Design apb_master, start of the top module:
module apb_master(
  input pclk, 
  input preset,
  input [31:0]paddr,
  input pwrite,
  input [2:0]pprot,
  input [31:0]pwdata,
  input [3:0]pstrb,
  output  reg[31:0]prdata,
  output pslverr,
  output reg penable,
  output reg [3:0]psel,
  output reg pready
);
Settings: LEC_CHECK=0, CAP_MARGIN=20, CORE_ASPECT_RATIO=0.5, CORE_MARGIN=2, CORE_UTILIZATION=72, CTS_CLUSTER_DIAMETER=400, CTS_CLUSTER_SIZE=10, HOLD_SLACK_MARGIN=0.29, PLACE_DENSITY_LB_ADDON=0.0, SETUP_SLACK_MARGIN=0.89, SLEW_MARGIN=20; clock period 3.09 ns.
run.sh (not shown) runs the stock make flow with config.mk's settings and CLKGATE_MAP_FILE=.
Next try:
==> flow/config.mk (replaced) <==
export PLATFORM = sky130hd
export DESIGN_NAME = apb_master
export DESIGN_NICKNAME = apb_master
export VERILOG_FILES = /design/flow/design.v
export SDC_FILE = /design/flow/constraint.sdc
export NUM_CORES = 4
export LEC_CHECK = 0
export CAP_MARGIN = 20
export CORE_MARGIN = 2
export CORE_UTILIZATION = 72
export CTS_CLUSTER_DIAMETER = 396
export CTS_CLUSTER_SIZE = 18
export HOLD_SLACK_MARGIN = 0.28
export PLACE_DENSITY = 0.39
export SETUP_SLACK_MARGIN = 0.92
export SLEW_MARGIN = 20
Effect: Global-route usage goes down by 1.7 points; cell area goes down by 3.0%; sequential power barely changes; die size stays flat; area after synthesis is unchanged; sequential share of layout area goes up by 2.0 points; clock-buffer cell count goes down by 327; non-clock buffer count goes up by 29.
Next try:
==> flow/config.mk (replaced) <==
export PLATFORM = sky130hd
export DESIGN_NAME = apb_master
export DESIGN_NICKNAME = apb_master
export VERILOG_FILES = /design/flow/design.v
export SDC_FILE = /design/flow/constraint.sdc
export NUM_CORES = 4
export LEC_CHECK = 0
export CAP_MARGIN = 0
export CORE_ASPECT_RATIO = 0.92
export CORE_MARGIN = 2
export CORE_UTILIZATION = 72
export CTS_CLUSTER_SIZE = 13
export PLACE_DENSITY = 0.41
export SETUP_SLACK_MARGIN = 0.78
export SLEW_MARGIN = 35
Outcome:
- area after synthesis stays the same
- setup slack is better by 0.057 ns
- total power goes up by 10%
- count of clock-buffer cells in the layout goes up by 178
- sequential power hardly moves
- sequential share of layout area goes down by 0.98 points
- die area is about the same
- design area goes up by 1.5%
- combinational power goes down by 3.8%
Next try:
--- a/flow/config.mk
+++ b/flow/config.mk
@@ -10,5 +10,7 @@
 export CORE_MARGIN = 2
 export CORE_UTILIZATION = 72
+export CTS_CLUSTER_DIAMETER = 396
 export CTS_CLUSTER_SIZE = 13
+export MAX_ROUTING_LAYER = met4
 export PLACE_DENSITY = 0.41
 export SETUP_SLACK_MARGIN = 0.78
Area after synthesis stays the same.
Global-route usage goes up by 0.95 points.
Fmax goes up by 0.51%.
Clock skew is about the same.
Clock power goes down by 8.7%.
Die size is unchanged.
Core utilization goes down by 0.70 points.
Routed wire length goes down by 0.79%.
Total power goes down by 3.5%.
Cell area goes down by 0.83%.
Next try:
==> flow/config.mk (replaced) <==
export PLATFORM = sky130hd
export DESIGN_NAME = apb_master
export DESIGN_NICKNAME = apb_master
export VERILOG_FILES = /design/flow/design.v
export SDC_FILE = /design/flow/constraint.sdc
export NUM_CORES = 4
export LEC_CHECK = 0
export CAP_MARGIN = 0
export CORE_MARGIN = 2
export CORE_UTILIZATION = 72
export CTS_CLUSTER_SIZE = 64
export PLACE_DENSITY = 0.4
export SETUP_SLACK_MARGIN = 0.77
export SLEW_MARGIN = 20
After rerunning: The new run ran to the end with no violations; wire length rose by 1.0%; final cell count rose by about 1.6%; global-route usage fell by 1.1 points; synthesized area does not change; synthesized cell count stays the same; power rose by 6.7%; design area rose by about 1.8%.


== main ==
Starting RTL as in the previous note.
clock: 3.09 ns
lec_check: 0
cap_margin: 0
core_aspect_ratio: 0.92
core_margin: 2
core_utilization: 72
cts_cluster_diameter: 396
cts_cluster_size: 13
place_density: 0.41
setup_slack_margin: 0.78
slew_margin: 35
main | status: complete | timing, DRC, antenna: pass
For the feature branch, these inputs were changed with respect to main:
# main
export LEC_CHECK = 0
export CAP_MARGIN = 0
export CORE_ASPECT_RATIO = 0.92
export CORE_MARGIN = 2
export CORE_UTILIZATION = 72
export CTS_CLUSTER_DIAMETER = 396
export CTS_CLUSTER_SIZE = 13
export PLACE_DENSITY = 0.41
export SETUP_SLACK_MARGIN = 0.78
export SLEW_MARGIN = 35
create_clock -name core_clock -period 3.09 [get_ports {pclk}]
# the feature branch
export LEC_CHECK = 0
export CAP_MARGIN = 20
export CORE_MARGIN = 2
export CORE_UTILIZATION = 72
export PLACE_DENSITY_LB_ADDON = 0.0
export SETUP_SLACK_MARGIN = 0.91
export SLEW_MARGIN = 20
create_clock -name core_clock -period 3.12 [get_ports {pclk}]
[summary]
- The feature branch and main ended up with nearly the same die area.
- Compared with main, the feature branch shows post-route total power higher by about 5.6%.
- Compared with main, in the feature branch total routing usage reported by global routing has increased, switching share of power barely changed, maximum fanout along the worst path higher, design area shows an increase of about 2.3%.


Setup of run 1:
The RTL this note starts from:
==> flow/design.v <==
module storage(input pclk,input we,input pwrite,input [31:0]paddr,input [31:0]pwdata,input [3:0]pstrb,output reg [31:0]prdata);
  reg [31:0]memory[0:31];
  always @(posedge pclk) begin
    if(we) begin
      		if(pstrb==4'b0) begin
            	memory[paddr[4:0]]<=pwdata;
            end
            else begin
              if (pstrb[0]) memory[paddr[4:0]][7:0]   <= pwdata[7:0];
            	if (pstrb[1]) memory[paddr[4:0]][15:8]  <= pwdata[15:8];
           		if (pstrb[2]) memory[paddr[4:0]][23:16] <= pwdata[23:16];
            	if (pstrb[3]) memory[paddr[4:0]][31:24] <= pwdata[31:24];
            end
    end
  end
  always @(*) begin
    if(pwrite) prdata=32'b0;
    else prdata=memory[paddr[4:0]];
  end
endmodule
module apb_slave( 
    input pclk,
    input psel,
    input penable,
    input preset, 
    input [31:0]paddr,
    input pwrite,
    input [2:0]pprot,
    input [31:0]pwdata,
    input [3:0]pstrb,
    output reg [31:0]prdata,
    output reg pslverr,
    output reg pready
  );
   reg ready;
   wire [31:0]rdata;
   storage m1(pclk,psel & penable & pwrite,pwrite,paddr,pwdata,pstrb,rdata);
   always @(*) begin
     ready=1'b0;
     if(psel & penable & pwrite) begin
            ready=~pready;
          end
     else if(psel & penable & ~pwrite) begin
            ready=~pready;
          end
     else if( ~penable) begin
            ready=1'b0;
          end
     pslverr=1'b0;
   end
   always @(posedge pclk)begin
     pready<=ready;
     prdata<=rdata;
   end   
 endmodule
module apb_master(
  input pclk, 
  input preset,
  input [31:0]paddr,
  input pwrite,
  input [2:0]pprot,
  input [31:0]pwdata,
  input [3:0]pstrb,
  output  reg[31:0]prdata,
  output pslverr,
  output reg penable,
  output reg [3:0]psel,
  output reg pready
);
  wire [31:0] prdata0,prdata1,prdata2,prdata3;
  wire pslverr0,pslverr1,pslverr2,pslverr3;
  wire pready0,pready1,pready2,pready3;
  apb_slave slave0 (pclk,psel[0],penable,preset,paddr,pwrite,pprot,pwdata,pstrb,prdata0,pslverr0,pready0);
  apb_slave slave1 (pclk,psel[1],penable,preset,paddr,pwrite,pprot,pwdata,pstrb,prdata1,pslverr1,pready1);
  apb_slave slave2 (pclk,psel[2],penable,preset,paddr,pwrite,pprot,pwdata,pstrb,prdata2,pslverr2,pready2);
  apb_slave slave3 (pclk,psel[3],penable,preset,paddr,pwrite,pprot,pwdata,pstrb,prdata3,pslverr3,pready3); 
  assign pslverr=pslverr0|pslverr1|pslverr2|pslverr3;
  reg [1:0]state,nextstate;
  parameter idle=2'b0,setup=2'd1,access=2'd2;
  always@(posedge pclk)begin
      if(~preset) state<=idle;
      else state<=nextstate;
  end
  always @(*) begin
    nextstate=idle;
    penable=1'b0;
    case (state)
      idle : begin
        penable=1'b0;
        if(|paddr) nextstate=setup;
        else nextstate=idle;
      end
      setup : begin
        penable=1'b0;
        if(|paddr) nextstate=access;
        else nextstate=idle;
      end
      access:  begin
        penable=1'b1;
        if ( (paddr!=4'b0) && (pready==1'b1)) nextstate=setup;
        else if( (paddr==4'b0) && (pready==1'b1)) nextstate=idle;
        else nextstate=access;
      end
       default nextstate=idle;
    endcase
    case (paddr[31:30])
        2'b00 : begin
                psel=4'b0001;
                prdata=prdata0;
                end
        2'b01 : begin
                psel=4'b0010;
                prdata=prdata1;
                end
        2'b10 : begin
                psel=4'b0100;
                prdata=prdata2;
                end
        2'b11 : begin
                psel=4'b1000;
                prdata=prdata3;
                end
    endcase
    pready=pready0|pready1|pready2|pready3;
  end
endmodule
Settings: LEC_CHECK=0, CAP_MARGIN=25, CORE_ASPECT_RATIO=0.65, CORE_MARGIN=2, CORE_UTILIZATION=72, PLACE_DENSITY_LB_ADDON=0.0, SETUP_SLACK_MARGIN=0.91, SLEW_MARGIN=40; clock period 3.09 ns.
Run 1 ran to completion and came out clean on the timing, DRC and antenna checks.
Relative to run 1, the following input files were edited for run 2:
# run 1
export LEC_CHECK = 0
export CAP_MARGIN = 25
export CORE_ASPECT_RATIO = 0.65
export CORE_MARGIN = 2
export CORE_UTILIZATION = 72
export PLACE_DENSITY_LB_ADDON = 0.0
export SETUP_SLACK_MARGIN = 0.91
export SLEW_MARGIN = 40
create_clock -name core_clock -period 3.09 [get_ports {pclk}]
# run 2
export LEC_CHECK = 0
export CAP_MARGIN = 35
export CORE_MARGIN = 2
export CORE_UTILIZATION = 72
export CTS_CLUSTER_SIZE = 13
export PLACE_DENSITY = 0.4
export SETUP_SLACK_MARGIN = 0.77
export SLEW_MARGIN = 20
create_clock -name core_clock -period 3.09 [get_ports {pclk}]
Notes after the runs:
Summary: with run 1 as the reference, number of nets in the finished design in run 2 moved up slightly.
Run comparison: run 1 busiest metal layer after global routing met1; run 2 busiest metal layer after global routing met2
Summary: with run 1 as the reference, non-clock buffer count in run 2 moved up by a little under 10%.
| register cell area after layout | run 2 vs run 1 | ≈ equal |
Between run 1 and run 2, the flow reports total via count after detailed routing decreasing by a few percent.
Comparing run 2 and run 1, the higher worst clock skew is on run 2.
Reported for run 2 and run 1, count of final max-slew check failures turned out identical to the last digit.
Relative to run 1, clock buffer count has gone up in run 2.
Compared with run 1, in run 2 total chip power up 910 µW, clock share of power up 0.8 points.
Changes in run 3 relative to run 2:
# run 2
export LEC_CHECK = 0
export CAP_MARGIN = 35
export CORE_MARGIN = 2
export CORE_UTILIZATION = 72
export CTS_CLUSTER_SIZE = 13
export PLACE_DENSITY = 0.4
export SETUP_SLACK_MARGIN = 0.77
export SLEW_MARGIN = 20
create_clock -name core_clock -period 3.09 [get_ports {pclk}]
# run 3
export LEC_CHECK = 0
export CAP_MARGIN = 20
export CORE_MARGIN = 2
export CORE_UTILIZATION = 72
export CTS_CLUSTER_DIAMETER = 396
export CTS_CLUSTER_SIZE = 18
export PLACE_DENSITY = 0.6
export SETUP_SLACK_MARGIN = 0.92
export SLEW_MARGIN = 20
create_clock -name core_clock -period 3.09 [get_ports {pclk}]
Notes after the runs:
- Against run 2, the final cell area of run 3 is lower.
- [compare] base=run 2 new=run 3: sum of routed wire length over all layers shrank by 5200 µm; setup slack of the critical path after layout down 0.023 ns; met1 wire length went up by 1200 µm.
- Run 2 went all the way through the flow, and no timing, DRC or antenna check failed.
- Run 3 ended with every stage complete and zero timing, DRC or antenna violations.
Inputs modified between run 3 and run 4:
# run 3
export LEC_CHECK = 0
export CAP_MARGIN = 20
export CORE_MARGIN = 2
export CORE_UTILIZATION = 72
export CTS_CLUSTER_DIAMETER = 396
export CTS_CLUSTER_SIZE = 18
export PLACE_DENSITY = 0.6
export SETUP_SLACK_MARGIN = 0.92
export SLEW_MARGIN = 20
create_clock -name core_clock -period 3.09 [get_ports {pclk}]
# run 4
export LEC_CHECK = 0
export CAP_MARGIN = 20
export CORE_ASPECT_RATIO = 0.5
export CORE_MARGIN = 2
export CORE_UTILIZATION = 72
export CTS_CLUSTER_DIAMETER = 400
export PLACE_DENSITY = 0.6
export SETUP_SLACK_MARGIN = 0.89
export SLEW_MARGIN = 20
create_clock -name core_clock -period 3.09 [get_ports {pclk}]
- Compared with run 3, in run 4 combinational share of power went down by 0.4 points, detailed-route wire length shows a reduction of 5300 µm, switching power summed over all nets increased by 1600 µW relative to the old numbers.
- Summary of the comparison: static leakage is higher in run 4, relative to run 3.
Power is estimated from default activity; no workload was simulated.
